==> flow/design.v <==
module ALU(a,b,cmd,res);
input [15:0] a,b;
input [2:0] cmd;
output [15:0] res;
assign res = (cmd==0) ? a+b : 
					(cmd==1) ? a-b : 
					(cmd==2) ? a&b : 
					(cmd==3) ? a|b : 
					(cmd==4) ? a^b : 
					(cmd==5) ? a << b : 
					(cmd==6) ? a >> b : 
					a >>> b;
endmodule
module MUX(sel,a,b,out);
parameter n=16;
input sel;
input [n-1:0] a,b;
output [n-1:0] out;
assign out = sel?b:a;
endmodule
module MUX2(sel,a,b,c,out);
parameter n=16;
input [1:0]sel;
input [n-1:0] a,b,c;
output [n-1:0] out;
assign out = sel==0?a:sel==1?b:c;
endmodule
module adder(a,b,result);
input[15:0] a,b;
output [15:0] result;
assign result = a+b;
endmodule
module sign_extend(in,out);
input [5:0] in;
output [15:0] out;
assign out= {{10{in[5]}},in};
endmodule
module controller(opcode,alu_com,w_en,pc_sel,reg1_data,reg2sel,alu_src,mem_write_en,mem_to_reg);
input [3:0] opcode;
input [15:0] reg1_data;
output reg w_en;
output pc_sel,reg2sel,alu_src,mem_write_en,mem_to_reg;
output reg [2:0] alu_com;
assign pc_sel= (opcode==4'b1100 &&reg1_data==0)?1:0;
assign reg2sel = (opcode==11)?1:0;
assign alu_src = (opcode>=9 && opcode <=11)?1:0;
assign mem_write_en = (opcode==11)?1:0;
assign mem_to_reg = (opcode==10)?0:1;
always@(opcode)begin
	case(opcode)
		1: alu_com=0;
		2: alu_com=1;
		3: alu_com=2;
		4: alu_com=3;
		5: alu_com=4;
		6: alu_com=5;
		7: alu_com=6;
		8: alu_com=7;
		9: alu_com=0;
		10: alu_com=0;
		11: alu_com=0;
		default: alu_com=0;
	endcase
	if(opcode>=1 && opcode <=10)
		w_en=1'b1;
	else
		w_en=1'b0;
end
endmodule
module hazard_detection(opcode,r1_decode,r2_decode,w_decode,w_exec,w_mem,w_wb,stall);
input [2:0] r1_decode,r2_decode,w_decode,w_exec,w_mem,w_wb;
input [3:0] opcode;
output stall;
assign stall = ( opcode >=1 && opcode <= 8)?
				(((r1_decode!=0) &&(r1_decode == w_exec || r1_decode==w_mem || r1_decode == w_wb))||
				((r2_decode!=0)&&( r2_decode == w_exec || r2_decode==w_mem || r2_decode == w_wb))?1:0):
				(( opcode== 9 || opcode==12|| opcode==10)?(((r1_decode!=0)&&(r1_decode == w_exec || r1_decode==w_mem || r1_decode == w_wb))?1:0):
				(( opcode == 11)?((((w_decode!=0)&&(w_decode == w_exec || w_decode==w_mem || w_decode == w_wb))||((r1_decode!=0)&&(r1_decode == w_exec || r1_decode==w_mem || r1_decode == w_wb)))?1:0):0));
endmodule
module forwardingUnit(forward_en,wb_mem,wb_wb,mem_reg,reg1,reg2,wb_reg,
									ex_opcode,mem_opcode,ALUsel1,ALUsel2,stall);
input forward_en,wb_mem,wb_wb;
input[2:0] mem_reg,wb_reg,reg1,reg2;
input [3:0] ex_opcode,mem_opcode;
output[1:0] ALUsel1,ALUsel2;
output stall;
assign ALUsel1 = (forward_en==0)?0: (((reg1!=0)&& (reg1==mem_reg))?1:(((reg1!=0)&&(reg1==wb_reg))?2:0))	;
assign ALUsel2 = (forward_en==0)?0: ( ((ex_opcode>=1 && ex_opcode<=8)||ex_opcode==11)?(((reg2!=0)&& (reg2==mem_reg&&wb_mem==1))?1:((reg2!=0)&&(reg2==wb_reg&&wb_wb==1))?2:0):0);
assign stall = (forward_en==0)?0: (((ex_opcode==10&&mem_opcode==11)||(mem_opcode==10)||(ex_opcode==10&&mem_opcode==10))&&(ALUsel1!=0||ALUsel2!=0))?1:0;	
endmodule
module pc(clk,rst,load,in,out);
input clk,rst,load;
input [15:0] in;
output [15:0]out;
reg [15:0] counter;
always@(posedge clk,posedge rst)begin
	if(rst)begin
		counter<=0;
	end
	else if(load) begin
		counter<=in;
	end
end
assign out = counter;
endmodule
module register(clk,rst,en,in,out);
parameter n=16;
input [n-1:0] in;
input clk,rst,en;
output reg [n-1:0] out;
always@(posedge clk,posedge rst) begin
	if(rst) out<=0;
	else if(en)
		out<=in;
end
endmodule
module fetch_id_reg(clk,rst,en,inst_out,inst_out_reg);
input [15:0] inst_out;
input clk,rst,en;
output reg [15:0] inst_out_reg;
always@(posedge clk,posedge rst)begin
 if(rst) inst_out_reg<=0;
 else if(en)
	inst_out_reg<=inst_out;
end
endmodule
module registerFile(clk,rst,rg_wrt_enable,rg_wrt_dest,rg_wrt_data,
		rg_rd_add1,rg_rd_data1,rg_rd_add2,rg_rd_data2,monitor_addr,monitor_data);
input clk,rst;
integer i;
input rg_wrt_enable;
input [2:0] rg_wrt_dest;
input [15:0] rg_wrt_data;
input [2:0] rg_rd_add1,monitor_addr;
output [15:0] rg_rd_data1;
input [2:0] rg_rd_add2;
output [15:0] rg_rd_data2,monitor_data;
reg [15:0] registers [7:0];
assign rg_rd_data1 = registers[rg_rd_add1];
assign rg_rd_data2 = registers[rg_rd_add2];
assign monitor_data = registers[monitor_addr];
always@(negedge clk)begin
	if(rst) begin
		registers [0] <= 0;
		registers [1] <= 0;
		registers [2] <= 0;
		registers [3] <= 0;
		registers [4] <= 0;
		registers [5] <= 0;
		registers [6] <= 0;
		registers [7] <= 0;
	end
	else if(rg_wrt_enable)begin
		registers[rg_wrt_dest] <= rg_wrt_data;
	end
	registers[0] <= 0;
end
endmodule
module mips16(clk,rst,imem_addr,imem_rdata,dmem_addr,dmem_wdata,dmem_we,dmem_rdata,dbg_raddr,dbg_rdata);
defparam id_ex.n=68;
defparam ex_mem.n=42;
defparam mem_wb.n=37;
input clk,rst;
output [15:0] imem_addr;
input [15:0] imem_rdata;
output [15:0] dmem_addr,dmem_wdata;
output dmem_we;
input [15:0] dmem_rdata;
input [2:0] dbg_raddr;
output [15:0] dbg_rdata;
wire pc_sel,reg2sel,alu_src,mem_write_en,mem_to_reg,enable2,enableBase;
wire [15:0] out_src1,out_src2,pc_out,pc_in,adder_out,sign_ex_out,branch_offset,monitor_regFile,aluIn2,mem_out,write_back_data;
wire [15:0] inst_out,inst_out_reg,rg_rd_data1,rg_rd_data2,alu_out,rg_wrt_data,branch_stall;
wire [2:0] alu_com,rg_wrt_dest,reg2src;
wire [67:0] id_ex_reg_out,id_ex_input,id_ex_next;
wire [41:0] ex_mem_reg_out,ex_mem_input;
wire [36:0] mem_wb_reg_out;
wire [1:0] ALUsel1,ALUsel2;
wire w_en,rg_wrt_enable,stall,reg_enable,memory_stall,forward_en,branch_hazard;
wire ready = 1'b0;
sign_extend ex(inst_out_reg[5:0],sign_ex_out);
adder add_offset(sign_ex_out,pc_out,branch_offset);
adder add1(16'd1,pc_out,adder_out);
MUX pc_mux(pc_sel,adder_out,branch_offset,pc_in);
pc p1(clk,rst,enableBase,pc_in,pc_out);
assign imem_addr = pc_out;
assign inst_out = imem_rdata;
assign branch_stall=inst_out& {16{~pc_sel}};
fetch_id_reg fe_id_reg(clk,rst,enableBase,branch_stall,inst_out_reg);
controller control(inst_out_reg[15:12],alu_com,w_en,pc_sel,rg_rd_data1,reg2sel,alu_src,mem_write_en,mem_to_reg);
hazard_detection hazard_detect(inst_out_reg[15:12],inst_out_reg[8:6],inst_out_reg[5:3],
								inst_out_reg[11:9],id_ex_reg_out[37:35],ex_mem_reg_out[2:0],mem_wb_reg_out[2:0],stall);
MUX #(3) reg2mux(reg2sel,inst_out_reg[5:3],inst_out_reg[11:9],reg2src);
registerFile regFile(clk,rst,rg_wrt_enable,rg_wrt_dest,rg_wrt_data,inst_out_reg[8:6],
				rg_rd_data1,reg2src,rg_rd_data2,dbg_raddr,monitor_regFile);
assign dbg_rdata = monitor_regFile;
assign id_ex_input = {inst_out_reg[15:12],inst_out_reg[8:6],reg2src,mem_to_reg,mem_write_en,alu_src,sign_ex_out,w_en,inst_out_reg[11:9],alu_com,rg_rd_data1,rg_rd_data2};
assign id_ex_next = memory_stall ? {id_ex_reg_out[67:32],out_src1,out_src2} : id_ex_input&{68{reg_enable}};
register id_ex(clk,rst,~ready,id_ex_next,id_ex_reg_out);
forwardingUnit fw(forward_en,ex_mem_reg_out[3],mem_wb_reg_out[3],ex_mem_reg_out[2:0]&{3{ex_mem_reg_out[3]}},id_ex_reg_out[63:61],id_ex_reg_out[60:58],mem_wb_reg_out[2:0]&{3{mem_wb_reg_out[3]}},
									id_ex_reg_out[67:64],ex_mem_reg_out[41:38],ALUsel1,ALUsel2,memory_stall);
MUX2 src2(ALUsel2,id_ex_reg_out[15:0],ex_mem_reg_out[19:4],write_back_data,out_src2);
MUX aluMux(id_ex_reg_out[55],out_src2,id_ex_reg_out[54:39],aluIn2);
MUX2 src1(ALUsel1,id_ex_reg_out[31:16],ex_mem_reg_out[19:4],write_back_data,out_src1);
ALU alu(out_src1,aluIn2,id_ex_reg_out[34:32],alu_out);
assign ex_mem_input = {id_ex_reg_out[67:64],id_ex_reg_out[57:56],out_src2,alu_out,id_ex_reg_out[38],id_ex_reg_out[37:35]};
register ex_mem(clk,rst,~ready,ex_mem_input&{42{~memory_stall}},ex_mem_reg_out);
assign dmem_addr = ex_mem_reg_out[19:4];
assign dmem_wdata = ex_mem_reg_out[35:20];
assign dmem_we = ex_mem_reg_out[36];
assign mem_out = dmem_rdata;
register mem_wb(clk,rst,1'b1,{ex_mem_reg_out[37],mem_out,ex_mem_reg_out[19:0]}&{37{~ready}},mem_wb_reg_out);
MUX wb_mux(mem_wb_reg_out[36],mem_wb_reg_out[35:20],mem_wb_reg_out[19:4],write_back_data);
assign rg_wrt_enable=mem_wb_reg_out[3];
assign rg_wrt_dest = mem_wb_reg_out[2:0];
assign rg_wrt_data = write_back_data;
assign forward_en = 1'b1;
assign branch_hazard = stall & (inst_out_reg[15:12]==4'd12);
assign reg_enable = ~branch_hazard;
assign enable2 = (forward_en==1&&memory_stall==1)?0:1;
assign enableBase = enable2 & reg_enable & ~ready;
endmodule
==> flow/run.sh <==
#!/bin/bash
# the make line also repeats each setting of config.mk as NAME=value (left out here)
make -C /OpenROAD-flow-scripts/flow DESIGN_CONFIG=/design/flow/config.mk WORK_HOME=/design/flow/orfs CLKGATE_MAP_FILE= finish
==> flow/config.mk <==
export PLATFORM = sky130hd
export DESIGN_NAME = mips16
export DESIGN_NICKNAME = mips16
export VERILOG_FILES = /design/flow/design.v
export SDC_FILE = /design/flow/constraint.sdc
export NUM_CORES = 4
export LEC_CHECK = 0
export CAP_MARGIN = 20
export CORE_MARGIN = 2
export CORE_UTILIZATION = 57
export SETUP_SLACK_MARGIN = 1.65
export SLEW_MARGIN = 20
==> flow/constraint.sdc <==
create_clock -name core_clock -period 7.31 [get_ports {clk}]
set_input_delay 1.4620 -clock core_clock [delete_from_list [all_inputs] [get_ports {clk}]]
set_output_delay 1.4620 -clock core_clock [all_outputs]
set_load 0.01 [all_outputs]
==> job_summary.md, run 1 <==
### Flow metrics

| Metric | Value |
|---|---|
| Outcome | `failed layout checks` |
| SO Faults | `setup timing` |
| Post-synth EDFFs | `112` |
| CP Capture Point | `p1.counter[15]` |
| Top cell by count, worst path | `a21o_1` |
| Clock network power | `0.00211 W` |
| Unique cell types | `94` |
| Startpoint Class | `flip-flop` |
| Total gr overflow | `0` |
| IO Port Bufs | `101` |
| RSZ-0062 raised after global routing | `yes` |
| Synth top cell by count | `nor2_1` |
| Total track usage | `37.17%` |
| Crit Path Max Fanout | `5` |
| Num rows | `between 60 and 70` |
| Static Leak | `between 10 and 15 nW` |
| Async S/R FF share, synth | `a little under three fifths` |
| Dpl hpwl | `44400 um` |
| Total combinational power | `0.00837 W` |
| Crit path required time | `just under 8 ns` |
| Final core utilization | `73.39%` |
| Hold EP | `mem_wb.out[36]` |
| Clock-pin slew on the worst setup and hold paths | `0.06 ns` |
| Initial DRC Count | `2228` |
| M2 GR Usage | `56.79%` |
| Pre-CTS setup slack | `-0.8376 ns` |
| CTS sink cnt | `297` |
| Htree depth | `2` |
| Synth Seq Share | `just over 40%` |
| Logic family by area | `multiplexers` |
| Max Cap Viol | `0` |
| Number of diodes | `0` |
| Layout filler cell count | `2398` |
| Ys cells | `1919` |
| GP Congestion | `0.9770` |
| Area grow syn2layout | `26.10%` |
| Gate power share | `63.4%` |
| CTS tree | `done` |
| Top cells by area | `dfrtp_1 (22%), edfxtp_1 (17%), mux4_2 (11%), ha_1 (4.9%), mux2i_1 (4.8%)` |
| Cells on worst reg2reg path | `20` |
| Hold depth | `0` |
| Largest net degree at the start of global routing | `164` |
| Syn avg cell area | `10.22 um2` |
| Worst hold margin | `0.3511 ns` |
| Power Dens Cells | `533.2 nW/um2` |
| Pre-antenna DRT Iters | `6` |
| Pins over their slew limit | `0` |
| Post-synth mux share | `about 17%` |
| Part of the power in registers | `roughly a fifth` |
| Cells after Synth | `roughly 1900` |
| Synthesized area | `about 20000 um2` |
| WP depth | `20` |
| Crit. End Element | `flip-flop` |
| Vias in the first global route | `between 15000 and 20000` |
| Latency at later pin | `slightly above 0.6 ns` |
| Final net count | `2383` |
| Dominant power group | `combinational logic` |
| Ao+oa area frac | `15.45%` |
| Slowest CP cell | `mux4_2` |
| Switching power share of the total | `49.08%` |
| Root Driver | `clkbuf_16` |
| Post-DRT Antenna Nets | `0` |
| Worst flop-to-flop path startpoint | `regFile.registers[3][0]` |
| Total core area | `33700 um2` |
| Power in sequential cells | `0.00271 W` |
| Total power | `0.01319 W` |
| End of the worst register-to-register path | `p1.counter[15]` |
| WL final | `66410 um` |
| Power Internal | `0.006714 W` |
| Num CTS Buffers | `35` |
| Worst-Margin Slew | `1.142 ns` |
| Switching pwr | `roughly 0.0065 W` |
| Xor/xnor share | `2.769%` |
| Vias post-DR | `17660` |
| OpenROAD warning count | `206` |
| Io pins | `102` |
| Worst min path class | `reg -> reg` |
| DP Area | `22240 um2` |
| Seq cells post-synth | `297` |
| Maximum clock insertion buffer count | `3` |
| CTS hold repair buffers | `0` |
| Clock network fraction of total power | `16.0%` |
| Maximum vdd ir drop | `0.0003588 V` |
| Die ar. | `~36000 um2` |
| Initial antenna violation count | `0` |
| Worst Skew | `0.08622 ns` |
| Critical path, cell by cell | `mux4_2 > mux2i_2 > nand4_1 > nor4_2 > and4_1 > buf_12 > nand2_4 > inv_2 > ha_4 > a21o_1 > a21o_1 > a21o_1 > a21o_1 > a21oi_2 > o211ai_1 > a31oi_2 > o2111ai_2 > xnor2_1 > nor2_1 > xor2_1` |
| Vias/cell | `6.450` |
| Synth top cells by count | `nor2_1 (209), dfrtp_1 (169), nand2_1 (142)` |
| First-pass GRT wire length | `101300 um` |
| Design area | `24730 um2` |
| Setup slack after layout | `-0.9659 ns` |
| Final Setup Violations | `12` |
| Global routing usage on met3 | `around 7.7%` |
| Crit path DAT | `8.70 ns` |
| Worst Setup SP | `regFile.registers[3][0]` |
| Crit path max-delay family | `AND-OR/OR-AND gates` |
| Synth Warn # | `7` |
| FF+latch area | `7923 um2` |
| R2r setup slk | `-0.97 ns` |
| Max stage delay on crit path | `0.51 ns` |
| Hold Startpoint | `ex_mem.out[37]` |
| Synth Flop Type | `dfrtp_1` |
| Area share, top type | `21.56%` |
| Wirelength per Cell | `about 24 um` |
| DIE HEIGHT | `~190 um` |
| Met1 Use GR | `50.64%` |
| Cell type with the largest total area | `dfrtp_1` |
| Yosys chip area | `19610 um2` |
| Yosys simple share | `12.91%` |
| Fp util | `58.20%` |
| Worst relative slew slack | `23.57%` |
| DR DRC count | `0` |
| Final Hold Vio Count | `0` |
| Area of the multi-input gates | `roughly 11000 um2` |
| Die width | `189.5 um` |
| Bufs and invs on worst path | `2` |
| Setup CP Type | `reg -> reg` |
| Busiest grt layer | `met2` |
| Synthesized-area fraction occupied by adder cells | `5.219%` |
-- per-layer routing --
layer	routed length, um	vias up
met2	29820	1106
li1	-	7736
met4	3359	0
met3	7456	206
met5	0	-
met1	25780	8612
-- per-stage QoR --
step	std cells	TNS, ns
after floorplan	1934	-0.1389
after global placement	2510	-4.154
after detailed placement	2511	-5.073
after CTS	2730	-5.258
after global routing	2738	-8.100
final	2738	-6.725
-- what timing repair did --
item,CTS,global route
gates resized,146,51
pin swaps,15,14
gates cloned,3,2
buffers inserted,28,6
setup endpoints to repair,275,162
-- cell type report --
class	count	area share [%]
multi-input combinational	1390	45.56
sequential	297	32.03
timing repair buffer	333	12.10
clock buffer	39	3.815
clock inverter	150	2.934
tap	448	2.267
inverter	81	1.295
==> run 2: changes to the inputs <==
CORE_UTILIZATION = 70   (was 57)
SETUP_SLACK_MARGIN = unset   (was 1.65)
clock period = 9.3 ns   (was 7.31 ns; I/O delays follow)
==> job_summary.md, run 2 <==
### Flow metrics

| Metric | Value |
|---|---|
| Outcome | `failed layout checks` |
| SO Faults | `setup timing` |
| Worst hold margin | `0.3558 ns` |
| Hold depth | `0` |
| GP Congestion | `0.9678` |
| Initial antenna violation count | `3` |
| Final net count | `2214` |
| WP depth | `19` |
| Post-DRT Antenna Nets | `0` |
| Max Cap Viol | `0` |
| Num rows | `61` |
| Worst relative slew slack | `12.40%` |
| Total track usage | `about 46%` |
| Yosys simple share | `12.91%` |
| Pins over their slew limit | `0` |
| WL final | `69530 um` |
| OpenROAD warning count | `204` |
| Power Internal | `0.005051 W` |
| Placed cells | `2299` |
| Final Setup Violations | `5` |
| Vias post-DR | `about 18000` |
| Vias/cell | `a little over 7` |
| Crit path DAT | `~10 ns` |
| Pre-CTS setup slack | `-0.08013 ns` |
| Part of the power in registers | `20.8%` |
| Synthesized area | `19610 um2` |
| Wirelength per Cell | `27.79 um` |
| Maximum vdd ir drop | `0.0003012 V` |
| Die width | `roughly 170 um` |
| Bufs and invs on worst path | `1` |
| Worst flop-to-flop path startpoint | `regFile.registers[1][0]` |
| Switching power share of the total | `50.67%` |
| Setup CP Type | `reg -> reg` |
| Total core area | `27710 um2` |
| Cell type with the largest total area | `dfrtp_1` |
| Crit Path Max Fanout | `7` |
| Cells on worst reg2reg path | `19` |
| Vias in the first global route | `about 18000` |
| Cells after Synth | `1919` |
| Final std cells w/o fill | `2502` |
| Syn avg cell area | `10.22 um2` |
| Layout filler cell count | `1576` |
| Setup slack after layout | `-0.1233 ns` |
| Critical path, cell by cell | `mux4_2 > mux2i_2 > nand4_1 > nor4_2 > and4_4 > buf_12 > nand2_2 > fa_1 > nor2b_1 > o21ai_1 > a21boi_1 > o21ai_1 > a21boi_1 > o21ai_1 > a21o_1 > a311oi_2 > o21ai_1 > nor3b_2 > o31ai_1` |
| Synth Warn # | `7` |
| Clock network power | `around 0.0017 W` |
| Maximum clock insertion buffer count | `3` |
| Total negative slack | `-0.4450 ns` |
| Worst Setup SP | `regFile.registers[1][0]` |
| R2r setup slk | `-0.12 ns` |
| Final Hold Vio Count | `0` |
| Crit path max-delay family | `AND-OR/OR-AND gates` |
| Total combinational power | `around 0.0064 W` |
| Ao+oa area frac | `15.45%` |
| Power in sequential cells | `0.00213 W` |
| Static Leak | `9.777 nW` |
| First-pass GRT wire length | `100500 um` |
| Xor/xnor share | `roughly 2.8%` |
| Synth Flop Type | `dfrtp_1` |
| Worst min path class | `reg -> reg` |
| Logic family by area | `multiplexers` |
| Worst Skew | `0.1192 ns` |
| Async S/R FF share, synth | `56.90%` |
| Clock network fraction of total power | `16.7%` |
| Switching pwr | `0.005188 W` |
| Io pins | `102` |
| Clock-pin slew on the worst setup and hold paths | `approximately 0.060 ns` |
| Synth Seq Share | `40.34%` |
| Htree depth | `2` |
| Total gr overflow | `0` |
| Fp util | `70.79%` |
| Crit. End Element | `flip-flop` |
| Total power | `0.01024 W` |
| CTS hold repair buffers | `0` |
| Post-synth EDFFs | `around 110` |
| Seq cells post-synth | `297` |
| Largest net degree at the start of global routing | `164` |
| Synth top cell by count | `nor2_1` |
| Hold EP | `mem_wb.out[36]` |
| IO Port Bufs | `101` |
| Post-synth mux share | `17.35%` |
| Initial DRC Count | `between 3000 and 4000` |
| Slowest CP cell | `mux4_2` |
| Synth top cells by count | `nor2_1 (209), dfrtp_1 (169), nand2_1 (142)` |
| Top cells by area | `dfrtp_1 (22%), edfxtp_1 (17%), mux4_2 (11%), ha_1 (4.9%), mux2i_1 (4.8%)` |
| Latency at later pin | `0.63 ns` |
| Area grow syn2layout | `15.89%` |
| CP Capture Point | `p1.counter[14]` |
| Unique cell types | `between 90 and 100` |
| Dpl hpwl | `42330 um` |
| Startpoint Class | `flip-flop` |
| CTS tree | `done` |
| Hold Startpoint | `ex_mem.out[37]` |
| Area share, top type | `21.56%` |
| End of the worst register-to-register path | `p1.counter[14]` |
| Ys cells | `1919` |
| Dominant power group | `combinational logic` |
| Root Driver | `clkbuf_16` |
| Pre-antenna DRT Iters | `8` |
| CTS sink cnt | `just under 300` |
| DR DRC count | `0` |
| Max stage delay on crit path | `slightly above 0.6 ns` |
| Synthesized-area fraction occupied by adder cells | `under 10%` |
| Die ar. | `just under 30000 um2` |
| Yosys chip area | `19610 um2` |
| DIE HEIGHT | `171.4 um` |
| Power Dens Cells | `450.5 nW/um2` |
| Worst-Margin Slew | `1.277 ns` |
| Gate power share | `62.5%` |
| Num CTS Buffers | `34` |
| Crit path required time | `9.73 ns` |
| Top cell by count, worst path | `o21ai_1` |
==> run 2: repair_timing <==
action	CTS	global route
setup endpoints to repair	4	5
gates cloned	0	1
pin swaps	3	13
gates resized	8	24
buffers inserted	2	9
==> run 2: routing by layer <==
layer / track usage [%] / share of wire (%) / up-vias
li1: - / - / 7398
met1: 57.91 / 34 / 8514
met2: 68.88 / 43 / 1758
met3: 13.46 / 14 / 490
met4: 30.32 / 8.8 / 4
met5: 0 / 0.043 / -
==> run 2: cell type report <==
class	count	area, um2	area share (%)
multi-input combinational	1386	10790	47.48
timing repair buffer	169	1574	6.925
clock buffer	42	932.1	4.101
antenna	1	2.502	0.01101
tap	378	473.0	2.081
sequential	297	7914	34.82
inverter	81	309.0	1.360
clock inverter	148	732.0	3.220
==> run 2: per-stage QoR <==
step | utilization (%) | cell area [um2]
2_1_floorplan | - | 19670
3_5_place_dp | 75.07 | 20800
5_1_grt | 82.03 | 22730
4_1_cts | 81.21 | 22500
3_3_place_gp | 75.07 | 20800
6_report | 82.04 | 22730
==> run 3: changes to the inputs <==
CORE_UTILIZATION = 52   (was 70)
clock period = 4.96 ns   (was 9.3 ns; I/O delays follow)
==> job_summary.md, run 3 <==
### Flow metrics

| Metric | Value |
|---|---|
| Yosys chip area | `around 20000 um2` |
| Synth top cells by count | `nor2_1 (209), dfrtp_1 (169), nand2_1 (142)` |
| OpenROAD warning count | `202` |
| Dominant power group | `combinational logic` |
| Final net count | `around 2500` |
| Wirelength per Cell | `approximately 24 um` |
| Cells on worst reg2reg path | `22` |
| Final std cells w/o fill | `2913` |
| Async S/R FF share, synth | `56.90%` |
| Bufs and invs on worst path | `3` |
| Post-synth mux share | `17.35%` |
| Cell type with the largest total area | `dfrtp_1` |
| Layout filler cell count | `between 2000 and 3000` |
| Power Dens Cells | `803.3 nW/um2` |
| Busiest grt layer | `met2` |
| CTS sink cnt | `~300` |
| Setup slack after layout | `-1.825 ns` |
| Crit. End Element | `flip-flop` |
| Total gr overflow | `0` |
| Synth Seq Share | `roughly two fifths` |
| CTS tree | `done` |
| Vias/cell | `6.111` |
| Total track usage | `between 30% and 40%` |
| Synth top cell by count | `nor2_1` |
| Max stage delay on crit path | `0.50 ns` |
| Fp util | `a little over half` |
| CP Capture Point | `p1.counter[12]` |
| DR DRC count | `0` |
| Seq cells post-synth | `297` |
| Crit path max-delay family | `AND-OR/OR-AND gates` |
| First-pass GRT wire length | `103100 um` |
| Vias post-DR | `roughly 18000` |
| Power in sequential cells | `0.00381 W` |
| Top cells by area | `dfrtp_1 (22%), edfxtp_1 (17%), mux4_2 (11%), ha_1 (4.9%), mux2i_1 (4.8%)` |
| Area grow syn2layout | `30.33%` |
| End of the worst register-to-register path | `p1.counter[12]` |
| GP Congestion | `0.9644` |
| Total core area | `37400 um2` |
| Synthesized area | `19610 um2` |
| Crit path required time | `5.39 ns` |
| Max Cap Viol | `0` |
| Final Setup Violations | `48` |
| DIE HEIGHT | `198.2 um` |
| Final core utilization | `68.35%` |
| Synth Warn # | `7` |
| Vias in the first global route | `approximately 17000` |
| Largest net degree at the start of global routing | `74` |
| Yosys simple share | `between 10 and 15%` |
| Root Driver | `clkbuf_16` |
| Critical path, cell by cell | `mux4_2 > mux2i_2 > buf_4 > nand4_1 > nor4_1 > and4_1 > buf_12 > nand2_1 > ha_2 > inv_2 > fa_2 > nor2b_1 > o21ai_1 > a21boi_2 > o21ai_2 > a21boi_2 > o21ai_2 > a21o_1 > and2_4 > a21oi_2 > xnor2_1 > mux2_2` |
| RSZ-0062 raised after global routing | `yes` |
| WP depth | `22` |
| WL final | `just under 70000 um` |
| Worst Skew | `0.07762 ns` |
| Worst Setup SP | `regFile.registers[7][2]` |
| Gate power share | `66.2%` |
| Clock network power | `0.00313 W` |
| R2r setup slk | `-1.82 ns` |
| Post-DRT Antenna Nets | `0` |
| Num rows | `~71` |
| Unique cell types | `94` |
| Switching pwr | `0.009838 W` |
| Hold depth | `0` |
| Worst flop-to-flop path startpoint | `regFile.registers[7][2]` |
| Worst-Margin Slew | `0.9596 ns` |
| M2 GR Usage | `53.75%` |
| Area share, top type | `21.56%` |
| Clock network fraction of total power | `15.2%` |
| Cells after Synth | `roughly 1900` |
| Ys cells | `~1900` |
| IO Port Bufs | `101` |
| Global routing usage on met3 | `6.047%` |
| Slowest CP cell | `mux4_2` |
| Initial DRC Count | `approximately 1900` |
| Synth Flop Type | `dfrtp_1` |
| Die ar. | `39290 um2` |
| Worst min path class | `reg -> reg` |
| Outcome | `failed layout checks` |
| Setup CP Type | `reg -> reg` |
| Hold Startpoint | `ex_mem.out[37]` |
| Pins over their slew limit | `0` |
| Clock-pin slew on the worst setup and hold paths | `0.06 ns` |
| Met1 Use GR | `49.57%` |
| Syn avg cell area | `10.22 um2` |
| Startpoint Class | `flip-flop` |
| Xor/xnor share | `2.769%` |
| Part of the power in registers | `between 10% and 20%` |
| Dpl hpwl | `49060 um` |
| Htree depth | `2` |
| Latency at later pin | `0.61 ns` |
| Hold EP | `mem_wb.out[36]` |
| Crit Path Max Fanout | `5` |
| Ao+oa area frac | `15.45%` |
| Worst relative slew slack | `36.03%` |
| Pre-antenna DRT Iters | `5` |
| Placed cells | `2704` |
| Final Hold Vio Count | `0` |
| Maximum clock insertion buffer count | `3` |
| Maximum vdd ir drop | `0.0004775 V` |
| Total combinational power | `roughly 0.014 W` |
| Synthesized-area fraction occupied by adder cells | `5.219%` |
| Die width | `198.2 um` |
| Io pins | `102` |
| SO Faults | `setup timing` |
| Initial antenna violation count | `1` |
| CTS hold repair buffers | `0` |
| Num CTS Buffers | `36` |
| Logic family by area | `multiplexers` |
| Post-synth EDFFs | `112` |
| Switching power share of the total | `47.92%` |
| Static Leak | `roughly 11 nW` |
| Power Internal | `~0.011 W` |
| Crit path DAT | `~7 ns` |
-- run 3: cell type report --
class,count,area (um2),share of cell area (%)
timing repair buffer,447,3918,15.33
multi-input combinational,1386,11080,43.34
clock inverter,147,676.9,2.648
antenna,1,2.502,0.009790
clock buffer,43,1010,3.950
sequential,297,7914,30.96
inverter,81,322.8,1.263
tap,511,639.4,2.501
-- run 3: metrics by stage --
step                      setup WS [ns]  area (um2)  TNS [ns]  hold WS, ns  total power, W
after floorplan                  -1.240       19850    -12.83       0.3312         0.01217
after global placement           -1.802       23290    -41.15       0.3340         0.01681
after detailed placement         -1.812       23290    -52.18       0.3379         0.01695
after CTS                        -1.740       25280    -30.96       0.3507         0.02006
after global routing             -2.001       25560    -37.20       0.3553         0.02175
final                            -1.825       25560    -32.91       0.3478         0.02053
-- run 3: repair_timing --
item                                    4_1_cts  5_1_grt
endpoints found under the setup margin       48       52
pin swaps                                    12       13
gates cloned                                  0        0
gates resized                               124       58
setup buffers                                31       20
-- run 3: metal layers --
| metal | share of wire, % | vias to the layer above |
|---|---|---|
| met1 | 41 | 8748 |
| met5 | 0.012 | - |
| met2 | 45 | 947 |
| met3 | 9.0 | 155 |
| met4 | 4.2 | 2 |
| li1 | - | 7948 |
==> run 4: changes to the inputs <==
ABC_AREA = 1   (was unset)
CELL_PAD_IN_SITES_DETAIL_PLACEMENT = 2   (was unset)
CELL_PAD_IN_SITES_GLOBAL_PLACEMENT = 1   (was unset)
CORE_MARGIN = 5   (was 2)
CORE_UTILIZATION = 40   (was 52)
SETUP_SLACK_MARGIN = 0.08   (was unset)
SLEW_MARGIN = 5   (was 20)
TNS_END_PERCENT = 45   (was unset)
clock period = 11.0 ns   (was 4.96 ns; I/O delays follow)
==> job_summary.md, run 4 <==
### Flow metrics

| Metric | Value |
|---|---|
| Synth top cell by count | `nand2_1` |
| Num CTS Buffers | `39` |
| Vias post-DR | `20570` |
| Worst-Margin Slew | `~1.2 ns` |
| Synth Seq Share | `39.99%` |
| Worst min path class | `reg -> reg` |
| Xor/xnor share | `1.992%` |
| WP depth | `31` |
| Worst Skew | `0.08983 ns` |
| WL final | `89010 um` |
| Total core area | `48950 um2` |
| Yosys simple share | `23.47%` |
| Latency at later pin | `0.63 ns` |
| OpenROAD warning count | `201` |
| Dpl hpwl | `60500 um` |
| Num rows | `~81` |
| Clock network fraction of total power | `around 17%` |
| Startpoint Class | `flip-flop` |
| Yosys chip area | `19790 um2` |
| Post-synth mux share | `less than 1%` |
| Post-synth EDFFs | `112` |
| Vias in the first global route | `22770` |
| Fp util | `40.42%` |
| Crit path required time | `11.48 ns` |
| IO Port Bufs | `101` |
| Power Dens Cells | `383.3 nW/um2` |
| First-pass GRT wire length | `~140000 um` |
| Area share, top type | `21.37%` |
| Root Driver | `clkbuf_16` |
| Part of the power in registers | `19.7%` |
| Initial DRC Count | `1385` |
| Max stage delay on crit path | `0.37 ns` |
| Area grow syn2layout | `16.02%` |
| Total track usage | `32.50%` |
| Syn avg cell area | `7.372 um2` |
| Max Cap Viol | `0` |
| Pre-CTS setup slack | `between 0.3 and 0.4 ns` |
| End of the worst register-to-register path | `p1.counter[15]` |
| Hold Startpoint | `ex_mem.out[37]` |
| Io pins | `102` |
| Worst relative slew slack | `21.71%` |
| Static Leak | `10.87 nW` |
| Die width | `232.4 um` |
| Cells on worst reg2reg path | `31` |
| Synth top cells by count | `nand2_1 (596), o21ai_0 (304), nor2_1 (277)` |
| Dominant power group | `combinational logic` |
| Total negative slack | `0 ns` |
| Vias/cell | `5.830` |
| CTS sink cnt | `between 200 and 300` |
| Total gr overflow | `0` |
| Switching pwr | `0.004905 W` |
| Synth Flop Type | `dfrtp_1` |
| Power in sequential cells | `0.00174 W` |
| R2r setup slk | `0.67 ns` |
| Crit. End Element | `flip-flop` |
| Cell type with the largest total area | `dfrtp_1` |
| RSZ-0062 raised after global routing | `no` |
| Cells after Synth | `2684` |
| Gate power share | `about 63%` |
| Pre-antenna DRT Iters | `5` |
| Worst Setup SP | `regFile.registers[1][10]` |
| Synth Warn # | `7` |
| Final net count | `2950` |
| Synthesized-area fraction occupied by adder cells | `5.172%` |
| Hold depth | `0` |
| Die ar. | `54020 um2` |
| Hold EP | `mem_wb.out[36]` |
| CP Capture Point | `p1.counter[15]` |
| Htree depth | `2` |
| Top cells by area | `dfrtp_1 (21%), edfxtp_1 (17%), nand2_1 (11%), o21ai_0 (7.7%), nor2_1 (5.3%)` |
| Ao+oa area frac | `between 15 and 20%` |
| Ys cells | `2684` |
| Bufs and invs on worst path | `3` |
| Crit path max-delay family | `simple AND/OR/NAND/NOR gates` |
| Final Setup Violations | `0` |
| Setup slack after layout | `about 0.67 ns` |
| CTS hold repair buffers | `0` |
| Slowest CP cell | `edfxtp_1` |
| Top cell by count, worst path | `nand2_1` |
| Initial antenna violation count | `1` |
| DR DRC count | `0` |
| Setup CP Type | `reg -> reg` |
| Seq cells post-synth | `297` |
| Post-DRT Antenna Nets | `0` |
| GP Congestion | `about 0.90` |
| Pins over their slew limit | `0` |
| Switching power share of the total | `55.73%` |
| Async S/R FF share, synth | `56.90%` |
| Synthesized area | `19790 um2` |
| Power Internal | `0.003896 W` |
| Crit Path Max Fanout | `5` |
| DIE HEIGHT | `between 200 and 250 um` |
| Clock-pin slew on the worst setup and hold paths | `roughly 0.06 ns` |
| Clock network power | `0.00148 W` |
| Final Hold Vio Count | `0` |
| Maximum clock insertion buffer count | `3` |
| Worst flop-to-flop path startpoint | `regFile.registers[1][10]` |
| Outcome | `complete, no violations` |
| Logic family by area | `simple AND/OR/NAND/NOR gates` |
| Unique cell types | `53` |
| Total combinational power | `0.00558 W` |
| Largest net degree at the start of global routing | `78` |
| CTS tree | `done` |
| Maximum vdd ir drop | `0.0002289 V` |
| Wirelength per Cell | `25.22 um` |
| Crit path DAT | `about 11 ns` |
-- run 4: final cells by class --
cell class              count  area [um2]
fillers                  5668       25990
inverters                 277        1049
well taps                 664       830.8
multi-input cells        1941       10040
clock inverters           151       644.4
repair buffers            149        1381
diodes                      2       5.005
clock buffers              48        1092
flip-flops and latches    297        7915
-- run 4: what timing repair did --
item	in CTS	in global routing
endpoints found under the hold margin	0	0
resized	0	10
setup buffers	0	1
endpoints found under the setup margin	0	4
-- run 4: per-layer routing --
metal  vias up  global-route usage, %  routed length (um)
met3       185                  5.930                5340
met1     10490                  41.33               37230
met2       693                  54.56               42540
li1       9210                      -                   -
met5         -                      0                   0
met4         0                  13.74                3906
-- run 4: metrics by stage --
stage	std cells	instance area (um2)	total power (W)	hold slack (ns)	utilization, %
after floorplan	2699	19850	0.005275	0.3312	-
after global placement	3327	21160	0.006968	0.3333	43.23
after detailed placement	3327	21160	0.007209	0.3393	43.23
after global routing	3527	22950	0.009416	0.3514	46.89
final	3529	22960	0.008801	0.3480	46.90
after CTS	3525	22890	0.008731	0.3472	46.77
==> run 5: changes to the inputs <==
ABC_AREA = 0   (was 1)
CELL_PAD_IN_SITES_DETAIL_PLACEMENT = unset   (was 2)
CELL_PAD_IN_SITES_GLOBAL_PLACEMENT = unset   (was 1)
CORE_ASPECT_RATIO = 1.53   (was unset)
CORE_MARGIN = 2   (was 5)
CORE_UTILIZATION = 71   (was 40)
CTS_CLUSTER_DIAMETER = 338   (was unset)
GPL_ROUTABILITY_DRIVEN = 0   (was unset)
GPL_TIMING_DRIVEN = 1   (was unset)
SETUP_SLACK_MARGIN = 2.82   (was 0.08)
SLEW_MARGIN = 20   (was 5)
TNS_END_PERCENT = unset   (was 45)
clock period = 8.52 ns   (was 11.0 ns; I/O delays follow)
==> job_summary.md, run 5 <==
## Implementation flow summary

| Metric | Value |
|---|---|
| IO Port Bufs | `101` |
| Die ar. | `29000 um2` |
| Seq cells post-synth | `297` |
| Syn avg cell area | `a little over 10 um2` |
| DIE HEIGHT | `209.6 um` |
| Err | `[ERROR GRT-0232] Routing congestion too high. Check the congestion heatmap in the GUI.` |
| Num rows | `75` |
| Yosys chip area | `slightly below 20000 um2` |
| Die width | `138.4 um` |
| Maximum clock insertion buffer count | `3` |
| Total core area | `27310 um2` |
| Ys cells | `~1900` |
| Total gr overflow | `21` |
| Synthesized area | `about 20000 um2` |
| Ao+oa area frac | `around 15%` |
| Fp util | `71.82%` |
| Synth top cells by count | `nor2_1 (209), dfrtp_1 (169), nand2_1 (142)` |
| Outcome | `stopped before the end` |
| Total track usage | `71.44%` |
| Logic family by area | `multiplexers` |
| Unique cell types | `94` |
| Placed cells | `2253` |
| Cell type with the largest total area | `dfrtp_1` |
| Synth top cell by count | `nor2_1` |
| Area share, top type | `roughly 22%` |
| Synth Flop Type | `dfrtp_1` |
| Synth Warn # | `7` |
| CTS sink cnt | `297` |
| Yosys simple share | `about 13%` |
| Root Driver | `clkbuf_16` |
| Synthesized-area fraction occupied by adder cells | `5.219%` |
| Top cells by area | `dfrtp_1 (22%), edfxtp_1 (17%), mux4_2 (11%), ha_1 (4.9%), mux2i_1 (4.8%)` |
| Htree depth | `1` |
| Cells after Synth | `1919` |
| Num CTS Buffers | `29` |
| Post-synth mux share | `17.35%` |
| Post-synth EDFFs | `112` |
| Async S/R FF share, synth | `a little under three fifths` |
| Halt point of the flow | `global routing (5_1_grt)` |
| Dpl hpwl | `43410 um` |
| Io pins | `102` |
| Synth Seq Share | `40.34%` |
| Xor/xnor share | `2.769%` |
==> run 5: stage by stage <==
stage                     hold slack [ns]   TNS, ns  area (um2)  utilization, %  worst slack [ns]
after floorplan                    0.3312         0       20070               -            0.5403
after global placement             0.3335         0       20920           76.59           0.02238
after detailed placement           0.3355   -0.1959       20920           76.59           -0.1461
after CTS                          0.3504  -0.02693       24530           89.83          -0.02693
==> run 5: metal layers <==
metal / overflow / GRT usage (%)
met5: 0 / 15.28
met2: 8 / 91.16
met1: 0 / 72.05
met4: 13 / 72.34
met3: 0 / 51.17
==> run 5: repair_timing <==
action,4_1_cts
pin swaps,27
endpoints found under the setup margin,304
cloned,13
hold buffers,0
gates resized,404
buffers inserted,64
==> run 6: changes to the inputs <==
ABC_AREA = unset   (was 0)
CORE_ASPECT_RATIO = unset   (was 1.53)
CORE_UTILIZATION = 72   (was 71)
CTS_CLUSTER_DIAMETER = unset   (was 338)
CTS_CLUSTER_SIZE = 36   (was unset)
GPL_ROUTABILITY_DRIVEN = unset   (was 0)
GPL_TIMING_DRIVEN = unset   (was 1)
SETUP_SLACK_MARGIN = unset   (was 2.82)
clock period = 7.2 ns   (was 8.52 ns; I/O delays follow)
==> job_summary.md, run 6 <==
## Implementation flow summary

| Metric | Value |
|---|---|
| Seq cells post-synth | `297` |
| Ys cells | `around 1900` |
| Total core area | `26880 um2` |
| Top cells by area | `dfrtp_1 (22%), edfxtp_1 (17%), mux4_2 (11%), ha_1 (4.9%), mux2i_1 (4.8%)` |
| Synth top cells by count | `nor2_1 (209), dfrtp_1 (169), nand2_1 (142)` |
| Async S/R FF share, synth | `a little under three fifths` |
| Cells after Synth | `roughly 1900` |
| Yosys chip area | `just under 20000 um2` |
| Logic family by area | `multiplexers` |
| Maximum clock insertion buffer count | `3` |
| Dpl hpwl | `45630 um` |
| Yosys simple share | `12.91%` |
| Cell type with the largest total area | `dfrtp_1` |
| Synth Flop Type | `dfrtp_1` |
| Placed cells | `2401` |
| Io pins | `102` |
| GP Congestion | `0.9886` |
| Syn avg cell area | `10.22 um2` |
| Ao+oa area frac | `15.45%` |
| Xor/xnor share | `2.769%` |
| Synth Warn # | `7` |
| Num CTS Buffers | `34` |
| Die width | `roughly 170 um` |
| Halt point of the flow | `global routing (5_1_grt)` |
| Num rows | `60` |
| Synth top cell by count | `nor2_1` |
| Total gr overflow | `19` |
| Unique cell types | `94` |
| Root Driver | `clkbuf_16` |
| Pre-CTS setup slack | `-0.9447 ns` |
| Post-synth EDFFs | `approximately 110` |
| Fp util | `72.97%` |
| Area share, top type | `21.56%` |
| CTS hold repair buffers | `0` |
| Outcome | `stopped before the end` |
| Synthesized-area fraction occupied by adder cells | `5.219%` |
| CTS sink cnt | `297` |
| Err | `[ERROR GRT-0232] Routing congestion too high. Check the congestion heatmap in the GUI.` |
| Synth Seq Share | `40.34%` |
| Htree depth | `2` |
| Die ar. | `28580 um2` |
| IO Port Bufs | `101` |
| Post-synth mux share | `17.35%` |
| DIE HEIGHT | `between 150 and 200 um` |
| Synthesized area | `19610 um2` |
| Total track usage | `75.82%` |
run 6: per-stage QoR:
| step | hold WS, ns | setup TNS, ns | instance area, um2 |
|---|---|---|---|
| after floorplan | 0.3312 | -0.3410 | 19720 |
| after CTS | 0.3495 | -6.644 | 23730 |
| after global placement | 0.3343 | -2.868 | 21910 |
| after detailed placement | 0.3347 | -6.504 | 21910 |
run 6: routing by layer:
layer | GRT usage (%) | GRT overflow
met2 | 90.95 | 5
met1 | 77.26 | 0
met3 | 61.82 | 5
met4 | 73.24 | 9
met5 | 28.87 | 0
run 6: what timing repair did:
| item | CTS |
|---|---|
| endpoints found under the setup margin | 29 |
| pin swaps | 21 |
| resized | 103 |
| buffers inserted | 22 |
| cloned | 0 |
==> run 7: changes to the inputs <==
CORE_UTILIZATION = 8   (was 72)
CTS_CLUSTER_SIZE = unset   (was 36)
clock period = 12.4 ns   (was 7.2 ns; I/O delays follow)
==> job_summary.md, run 7 <==
### Flow metrics

| Metric | Value |
|---|---|
| Final std cells w/o fill | `about 5300` |
| CTS hold repair buffers | `0` |
| Area of the multi-input gates | `about 11000 um2` |
| Synth top cell by count | `nor2_1` |
| Unique cell types | `94` |
| Slowest CP cell | `and4_1` |
| Io pins | `102` |
| Total combinational power | `between 0.004 and 0.005 W` |
| CP Capture Point | `p1.counter[12]` |
| Maximum vdd ir drop | `0.0001463 V` |
| Bufs and invs on worst path | `2` |
| Critical path, cell by cell | `mux4_2 > mux2i_1 > nand4_1 > nor4_1 > and4_1 > buf_4 > nand2_1 > ha_1 > inv_1 > fa_1 > nor2b_1 > o21ai_0 > a21boi_0 > o21ai_0 > a21boi_0 > o21ai_0 > a21o_1 > and2_1 > a21oi_1 > xnor2_1 > mux2_2` |
| Synth top cells by count | `nor2_1 (209), dfrtp_1 (169), nand2_1 (142)` |
| Total track usage | `5.931%` |
| Pins over their slew limit | `0` |
| Global routing usage on met3 | `1.045%` |
| Cell type with the largest total area | `dfrtp_1` |
| Number of post-CTS setup repair buffers | `0` |
| Num rows | `181` |
| Vias in the first global route | `16360` |
| Synth Flop Type | `dfrtp_1` |
| Total gr overflow | `0` |
| Pre-antenna DRT Iters | `8` |
| Dpl hpwl | `56870 um` |
| Startpoint Class | `flip-flop` |
| Crit. End Element | `flip-flop` |
| Part of the power in registers | `21.1%` |
| Num CTS Buffers | `36` |
| Dominant power group | `combinational logic` |
| Initial DRC Count | `2199` |
| End of the worst register-to-register path | `p1.counter[12]` |
| Wirelength per Cell | `14.47 um` |
| GP Congestion | `0.8770` |
| Met1 Use GR | `~7.6%` |
| Busiest grt layer | `met2` |
| Setup CP Type | `reg -> reg` |
| Gate power share | `62.3%` |
| M2 GR Usage | `9.671%` |
| DIE HEIGHT | `around 500 um` |
| Yosys simple share | `between 10% and 20%` |
| Power Dens Cells | `~290 nW/um2` |
| R2r setup slk | `0.85 ns` |
| OpenROAD warning count | `slightly below 200` |
| Xor/xnor share | `2.769%` |
| Syn avg cell area | `10.22 um2` |
| Synthesized area | `19610 um2` |
| CTS sink cnt | `297` |
| Top cell by count, worst path | `o21ai_0` |
| IO Port Bufs | `101` |
| Die width | `499.1 um` |
| Hold Startpoint | `ex_mem.out[37]` |
| Root Driver | `clkbuf_16` |
| # resized after CTS | `0` |
| Post-DRT Antenna Nets | `0` |
| Setup slack after layout | `around 0.85 ns` |
| Pre-CTS setup slack | `0.9847 ns` |
| Synth Seq Share | `40.34%` |
| Final Hold Vio Count | `0` |
| Crit Path Max Fanout | `17` |
| Crit path DAT | `roughly 12 ns` |
| FF+latch area | `7914 um2` |
| Clock network power | `0.00126 W` |
| Final net count | `approximately 2200` |
| RSZ-0062 raised after global routing | `no` |
| Hold EP | `mem_wb.out[36]` |
| Max Cap Viol | `0` |
| Total power | `0.007603 W` |
| CTS tree | `done` |
| Layout filler cell count | `between 20000 and 30000` |
| First-pass GRT wire length | `111600 um` |
| Switching pwr | `0.003856 W` |
| Hold depth | `0` |
| Power in sequential cells | `0.00160 W` |
| Post-synth mux share | `between 15 and 20%` |
| Top cells by area | `dfrtp_1 (22%), edfxtp_1 (17%), mux4_2 (11%), ha_1 (4.9%), mux2i_1 (4.8%)` |
| Vias post-DR | `16580` |
| Area share, top type | `21.56%` |
| Latency at later pin | `0.62 ns` |
| Post-synth EDFFs | `between 100 and 150` |
| Static Leak | `9.674 nW` |
| Placed cells | `approximately 5100` |
| Total negative slack | `0 ns` |
| Htree depth | `2` |
| Total core area | `243500 um2` |
| Logic family by area | `multiplexers` |
| Synthesized-area fraction occupied by adder cells | `5.219%` |
| Outcome | `complete, no violations` |
| Max stage delay on crit path | `between 0.5 and 0.6 ns` |
| Worst-Margin Slew | `1.088 ns` |
| Largest net degree at the start of global routing | `about 75` |
| Vias/cell | `3.126` |
| Crit path max-delay family | `simple AND/OR/NAND/NOR gates` |
| WP depth | `21` |
| Clock network fraction of total power | `16.6%` |
| Maximum clock insertion buffer count | `3` |
| Crit path required time | `12.84 ns` |
| Worst flop-to-flop path startpoint | `regFile.registers[4][11]` |
| Ys cells | `approximately 1900` |
| Initial antenna violation count | `13` |
| Seq cells post-synth | `297` |
| Power Internal | `roughly 0.0037 W` |
| Fp util | `8.056%` |
| Cells after Synth | `between 1500 and 2000` |
| Yosys chip area | `19610 um2` |
| WL final | `76740 um` |
| Worst Skew | `0.07694 ns` |
| Area grow syn2layout | `32.22%` |
| Synth Warn # | `7` |
| Ao+oa area frac | `15.45%` |
| Die ar. | `about 250000 um2` |
| Async S/R FF share, synth | `roughly 57%` |
| Worst relative slew slack | `25.42%` |
| Final Setup Violations | `0` |
| Clock-pin slew on the worst setup and hold paths | `around 0.06 ns` |
| Cells on worst reg2reg path | `21` |
| DR DRC count | `0` |
| Worst Setup SP | `regFile.registers[4][11]` |
| Switching power share of the total | `50.71%` |
| Worst min path class | `reg -> reg` |
run 7: routing by layer:
metal  vias up  wire, um
li1       7358         -
met1      8175     31650
met2       891     35760
met3       157      5482
met4         0      3851
met5         -         0
run 7: through the flow:
step	util (%)	area [um2]	hold WS, ns
4_1_cts	10.65	25920	0.3663
5_1_grt	10.65	25920	0.3686
6_report	10.65	25930	0.3518
2_1_floorplan	-	19670	0.3312
3_3_place_gp	9.939	24200	0.3405
3_5_place_dp	9.952	24230	0.3542
run 7: area by class of cell:
type                    count  area share (%)
diodes                      5         0.04825
clock buffers              44           3.831
clock inverters           148           2.692
inverters                  81           1.201
multi-input cells        1386           41.13
flip-flops and latches    297           30.52
well taps                3202           15.45
repair buffers            142           5.124
==> run 8: changes to the inputs <==
CORE_UTILIZATION = 71   (was 8)
CTS_CLUSTER_SIZE = 36   (was unset)
clock period = 7.27 ns   (was 12.4 ns; I/O delays follow)
==> job_summary.md, run 8 <==
## Implementation flow summary

| Metric | Value |
|---|---|
| Outcome | `stopped before the end` |
| Halt point of the flow | `global routing (5_1_grt)` |
| Err | `[ERROR GRT-0232] Routing congestion too high. Check the congestion heatmap in the GUI.` |
| Synthesized-area fraction occupied by adder cells | `5.219%` |
| Synth top cell by count | `nor2_1` |
| Num CTS Buffers | `35` |
| Htree depth | `2` |
| Die width | `170.2 um` |
| Ao+oa area frac | `between 10% and 20%` |
| Maximum clock insertion buffer count | `3` |
| IO Port Bufs | `101` |
| Syn avg cell area | `roughly 10 um2` |
| DIE HEIGHT | `170.2 um` |
| Die ar. | `28970 um2` |
| Synthesized area | `19610 um2` |
| Cells after Synth | `~1900` |
| CTS hold repair buffers | `0` |
| Synth Seq Share | `between 40 and 50%` |
| Dpl hpwl | `44310 um` |
| Synth Flop Type | `dfrtp_1` |
| Cell type with the largest total area | `dfrtp_1` |
| Yosys chip area | `19610 um2` |
| Num rows | `60` |
| Root Driver | `clkbuf_16` |
| Placed cells | `2390` |
| Yosys simple share | `12.91%` |
| Synth Warn # | `7` |
| Synth top cells by count | `nor2_1 (209), dfrtp_1 (169), nand2_1 (142)` |
| Total track usage | `70.52%` |
| Xor/xnor share | `2.769%` |
| CTS sink cnt | `297` |
| Total core area | `approximately 27000 um2` |
| Seq cells post-synth | `297` |
| Post-synth mux share | `about 17%` |
| Fp util | `between 70 and 80%` |
| Post-synth EDFFs | `112` |
| Ys cells | `1919` |
| Io pins | `just over 100` |
| Unique cell types | `94` |
| Async S/R FF share, synth | `56.90%` |
| GP Congestion | `0.9798` |
| Top cells by area | `dfrtp_1 (22%), edfxtp_1 (17%), mux4_2 (11%), ha_1 (4.9%), mux2i_1 (4.8%)` |
| Logic family by area | `multiplexers` |
| DP Area | `21830 um2` |
| Area share, top type | `21.56%` |
| Total gr overflow | `9` |
[run 8: what timing repair did]
action / 4_1_cts
gates cloned: 2
setup buffers: 35
pin swaps: 22
setup endpoints to repair: 28
gates resized: 103
[run 8: through the flow]
stage               setup slack [ns]  utilization [%]
floorplan                    -0.1047                -
global placement             -0.5372            80.78
detailed placement           -0.7545            80.78
CTS                          -0.8009            88.62
[run 8: layer usage]
metal | overflow | global-route usage [%]
met1 | 0 | 73.28
met2 | 4 | 87.47
met3 | 1 | 54.12
met4 | 4 | 64.47
met5 | 0 | 24.70
==> run 9: changes to the inputs <==
clock period = 7.29 ns   (was 7.27 ns; I/O delays follow)
==> job_summary.md, run 9 <==
## Implementation flow summary

| Metric | Value |
|---|---|
| Outcome | `stopped before the end` |
| Halt point of the flow | `global routing (5_1_grt)` |
| Err | `[ERROR GRT-0232] Routing congestion too high. Check the congestion heatmap in the GUI.` |
| Synth Seq Share | `40.34%` |
| Total gr overflow | `112` |
| Syn avg cell area | `around 10 um2` |
| Ys cells | `1919` |
| Total core area | `between 20000 and 30000 um2` |
| Io pins | `102` |
| Yosys simple share | `about an eighth` |
| Post-synth EDFFs | `roughly 110` |
| Post-synth mux share | `17.35%` |
| Cells after Synth | `1919` |
| Ao+oa area frac | `between 15 and 20%` |
| Async S/R FF share, synth | `between 50 and 60%` |
| Root Driver | `clkbuf_16` |
| DP Area | `between 20000 and 25000 um2` |
| Logic family by area | `multiplexers` |
| Synthesized-area fraction occupied by adder cells | `5.219%` |
| Synth Flop Type | `dfrtp_1` |
| Area share, top type | `21.56%` |
| Die ar. | `roughly 29000 um2` |
| IO Port Bufs | `just over 100` |
| Xor/xnor share | `2.769%` |
| Unique cell types | `94` |
| Num rows | `60` |
| Synth Warn # | `7` |
| CTS sink cnt | `297` |
| Top cells by area | `dfrtp_1 (22%), edfxtp_1 (17%), mux4_2 (11%), ha_1 (4.9%), mux2i_1 (4.8%)` |
| Total track usage | `76.22%` |
| Yosys chip area | `19610 um2` |
| Die width | `170.2 um` |
| Synth top cells by count | `nor2_1 (209), dfrtp_1 (169), nand2_1 (142)` |
| Fp util | `72.57%` |
| Num CTS Buffers | `34` |
| Cell type with the largest total area | `dfrtp_1` |
| Seq cells post-synth | `297` |
| Dpl hpwl | `approximately 46000 um` |
| Htree depth | `2` |
| DIE HEIGHT | `170.2 um` |
| Synthesized area | `19610 um2` |
| GP Congestion | `0.9802` |
| Pre-CTS setup slack | `-0.6841 ns` |
| CTS hold repair buffers | `0` |
| Synth top cell by count | `nor2_1` |
| Maximum clock insertion buffer count | `3` |
==> run 9: repair_timing <==
action / CTS
setup endpoints to repair: 27
gates cloned: 2
gates resized: 107
buffers inserted: 32
pin swaps: 26
==> run 9: metal layers <==
layer	GRT overflow	global-route usage, %
met1	2	78.12
met2	45	91.27
met3	3	60.63
met4	62	76.55
met5	0	22.43
==> run 9: stage by stage <==
| stage | utilization [%] | TNS, ns | hold slack [ns] | cells |
|---|---|---|---|---|
| after floorplan | - | -0.2487 | 0.3312 | 1934 |
| after global placement | 80.81 | -2.710 | 0.3340 | 2391 |
| after detailed placement | 80.81 | -3.911 | 0.3356 | 2391 |
| after CTS | 88.49 | -6.372 | 0.3485 | 2608 |
==> run 10: changes to the inputs <==
CORE_UTILIZATION = 72   (was 71)
CTS_CLUSTER_SIZE = 40   (was 36)
HOLD_SLACK_MARGIN = -0.05   (was unset)
PLACE_DENSITY = 0.64   (was unset)
SETUP_SLACK_MARGIN = -0.65   (was unset)
clock period = 7.31 ns   (was 7.29 ns; I/O delays follow)
==> job_summary.md, run 10 <==
## Implementation flow summary

| Metric | Value |
|---|---|
| Num CTS Buffers | `34` |
| Syn avg cell area | `around 10 um2` |
| Die width | `169.0 um` |
| Post-synth EDFFs | `112` |
| Synth Warn # | `7` |
| Logic family by area | `multiplexers` |
| Synth top cell by count | `nor2_1` |
| Root Driver | `clkbuf_16` |
| Total core area | `about 27000 um2` |
| Synth Seq Share | `40.34%` |
| Fp util | `between 70% and 80%` |
| Total track usage | `72.56%` |
| Htree depth | `2` |
| Xor/xnor share | `2.769%` |
| Halt point of the flow | `global routing (5_1_grt)` |
| Yosys simple share | `around 13%` |
| Err | `[ERROR GRT-0232] Routing congestion too high. Check the congestion heatmap in the GUI.` |
| Synth top cells by count | `nor2_1 (209), dfrtp_1 (169), nand2_1 (142)` |
| Die ar. | `28580 um2` |
| Maximum clock insertion buffer count | `3` |
| Dpl hpwl | `roughly 45000 um` |
| Placed cells | `2383` |
| GP Congestion | `slightly below 1` |
| Num rows | `60` |
| Unique cell types | `94` |
| Ao+oa area frac | `15.45%` |
| Cell type with the largest total area | `dfrtp_1` |
| Post-synth mux share | `17.35%` |
| Seq cells post-synth | `297` |
| Top cells by area | `dfrtp_1 (22%), edfxtp_1 (17%), mux4_2 (11%), ha_1 (4.9%), mux2i_1 (4.8%)` |
| CTS hold repair buffers | `0` |
| Io pins | `102` |
| IO Port Bufs | `between 100 and 150` |
| Yosys chip area | `19610 um2` |
| Synthesized-area fraction occupied by adder cells | `under 10%` |
| Outcome | `stopped before the end` |
| DIE HEIGHT | `~170 um` |
| Area share, top type | `between 20% and 30%` |
| Ys cells | `1919` |
| Async S/R FF share, synth | `56.90%` |
| Cells after Synth | `between 1500 and 2000` |
| Synth Flop Type | `dfrtp_1` |
| Synthesized area | `19610 um2` |
| Total gr overflow | `11` |
| CTS sink cnt | `297` |
-- run 10: what timing repair did --
item                                    in CTS
pin swaps                                   16
setup buffers                               31
gates cloned                                 0
resized                                     23
endpoints found under the setup margin       9
-- run 10: metal layers --
| metal | overflow | track usage, % |
|---|---|---|
| met2 | 2 | 89.91 |
| met3 | 3 | 57.21 |
| met4 | 6 | 67.82 |
| met1 | 0 | 73.81 |
| met5 | 0 | 25.91 |
-- run 10: through the flow --
step	hold WS, ns	area, um2	worst slack, ns	TNS [ns]
2_1_floorplan	0.3312	19670	-0.3932	-13.49
3_3_place_gp	0.3316	21720	-0.7477	-4.485
3_5_place_dp	0.3364	21720	-0.9950	-6.750
4_1_cts	0.3799	23570	-0.7244	-8.995
==> run 11: changes to the inputs <==
ABC_AREA = 1   (was unset)
CORE_MARGIN = 5   (was 2)
CORE_UTILIZATION = 40   (was 72)
CTS_CLUSTER_SIZE = unset   (was 40)
HOLD_SLACK_MARGIN = unset   (was -0.05)
PLACE_DENSITY = unset   (was 0.64)
SETUP_SLACK_MARGIN = 0.08   (was -0.65)
TNS_END_PERCENT = 45   (was unset)
clock period = 11.0 ns   (was 7.31 ns; I/O delays follow)
==> job_summary.md, run 11 <==
### Flow metrics

| Metric | Value |
|---|---|
| First-pass GRT wire length | `between 100000 and 150000 um` |
| Worst Setup SP | `regFile.registers[1][7]` |
| Dpl hpwl | `49350 um` |
| Area grow syn2layout | `15.54%` |
| Synth top cell by count | `nand2_1` |
| Startpoint Class | `flip-flop` |
| Final net count | `2941` |
| Total core area | `48950 um2` |
| CP Capture Point | `p1.counter[14]` |
| Clock-pin slew on the worst setup and hold paths | `~0.06 ns` |
| IO Port Bufs | `101` |
| Root Driver | `clkbuf_16` |
| Initial DRC Count | `2302` |
| Post-synth EDFFs | `112` |
| Worst-Margin Slew | `1.052 ns` |
| Synthesized-area fraction occupied by adder cells | `5.172%` |
| Worst relative slew slack | `27.89%` |
| Die width | `232.4 um` |
| Power in sequential cells | `around 0.0017 W` |
| Setup CP Type | `reg -> reg` |
| Crit path required time | `11.41 ns` |
| CTS sink cnt | `297` |
| Total negative slack | `0 ns` |
| Syn avg cell area | `7.372 um2` |
| DIE HEIGHT | `232.4 um` |
| Die ar. | `54020 um2` |
| Vias/cell | `5.635` |
| Synth top cells by count | `nand2_1 (596), o21ai_0 (304), nor2_1 (277)` |
| Power Dens Cells | `365.2 nW/um2` |
| Top cells by area | `dfrtp_1 (21%), edfxtp_1 (17%), nand2_1 (11%), o21ai_0 (7.7%), nor2_1 (5.3%)` |
| Synth Warn # | `7` |
| Gate power share | `61.9%` |
| CTS hold repair buffers | `0` |
| Top cell by count, worst path | `nand2_1` |
| Cell type with the largest total area | `dfrtp_1` |
| Max Cap Viol | `0` |
| RSZ-0062 raised after global routing | `no` |
| Htree depth | `2` |
| Unique cell types | `about 53` |
| Largest net degree at the start of global routing | `114` |
| Part of the power in registers | `20.5%` |
| Num CTS Buffers | `37` |
| Synthesized area | `between 15000 and 20000 um2` |
| Hold EP | `mem_wb.out[36]` |
| Io pins | `102` |
| Latency at later pin | `~0.62 ns` |
| Initial antenna violation count | `1` |
| Worst min path class | `reg -> reg` |
| Max stage delay on crit path | `0.44 ns` |
| Number of diodes | `0` |
| Crit path DAT | `10.78 ns` |
| OpenROAD warning count | `203` |
| Cells after Synth | `around 2700` |
| End of the worst register-to-register path | `p1.counter[14]` |
| Crit Path Max Fanout | `5` |
| Xor/xnor share | `~2.0%` |
| Fp util | `40.42%` |
| Area share, top type | `21.37%` |
| R2r setup slk | `between 0.6 and 0.7 ns` |
| Hold Startpoint | `ex_mem.out[37]` |
| Vias in the first global route | `19270` |
| Bufs and invs on worst path | `4` |
| Slowest CP cell | `nor2_1` |
| Crit. End Element | `flip-flop` |
| Pins over their slew limit | `0` |
| Maximum clock insertion buffer count | `3` |
| GP Congestion | `between 0.9 and 1` |
| Final Hold Vio Count | `0` |
| Maximum vdd ir drop | `0.0001590 V` |
| CTS tree | `done` |
| Switching pwr | `~0.0045 W` |
| Yosys simple share | `23.47%` |
| Async S/R FF share, synth | `about 57%` |
| Hold depth | `0` |
| Yosys chip area | `around 20000 um2` |
| Pre-antenna DRT Iters | `6` |
| DR DRC count | `0` |
| Total track usage | `26.37%` |
| WP depth | `31` |
| Ys cells | `2684` |
| Synth Flop Type | `dfrtp_1` |
| Synth Seq Share | `39.99%` |
| Wirelength per Cell | `20.64 um` |
| Clock network power | `0.00147 W` |
| Power Internal | `0.003893 W` |
| # resized after CTS | `0` |
| Num rows | `81` |
| WL final | `72590 um` |
| Vias post-DR | `19820` |
| Switching power share of the total | `a little over half` |
| Seq cells post-synth | `297` |
| Total combinational power | `0.00516 W` |
| Worst flop-to-flop path startpoint | `regFile.registers[1][7]` |
| Final Setup Violations | `0` |
| Crit path max-delay family | `AND-OR/OR-AND gates` |
| Worst Skew | `0.07292 ns` |
| Ao+oa area frac | `19.29%` |
| Cells on worst reg2reg path | `31` |
| Post-synth mux share | `0.3035%` |
| Post-DRT Antenna Nets | `0` |
| Number of post-CTS setup repair buffers | `0` |
| Logic family by area | `simple AND/OR/NAND/NOR gates` |
| Outcome | `complete, no violations` |
| Static Leak | `10.81 nW` |
| Clock network fraction of total power | `between 10% and 20%` |
| Final core utilization | `46.70%` |
| Total gr overflow | `0` |
| Dominant power group | `combinational logic` |
run 11: metal layers:
metal  GRT usage [%]  part of all wire (%)
met1           35.24                    42
met2           41.79                    45
met3           5.125                   7.9
met4           11.67                   4.7
met5               0                 0.018
run 11: cell type report:
type / count / area (um2)
fill: 4862 / 26090
multi-input combinational: 1941 / 10010
sequential: 297 / 7915
timing repair buffer: 142 / 1313
inverter: 277 / 1045
clock buffer: 44 / 1015
tap: 664 / 830.8
clock inverter: 152 / 729.5
run 11: stage by stage:
stage / std cells / hold slack, ns / area (um2) / total power, W / setup WS, ns
3_3_place_gp: 3322 / 0.3356 / 21120 / 0.006819 / 0.4331
6_report: 3517 / 0.3498 / 22860 / 0.008350 / 0.6281
2_1_floorplan: 2699 / 0.3312 / 19850 / 0.005275 / 1.205
5_1_grt: 3517 / 0.3548 / 22860 / 0.009021 / 0.1957
4_1_cts: 3517 / 0.3531 / 22860 / 0.008274 / 0.5485
3_5_place_dp: 3322 / 0.3395 / 21120 / 0.006833 / 0.4661
No activity file was given, so power comes from the tool's default toggle rates.
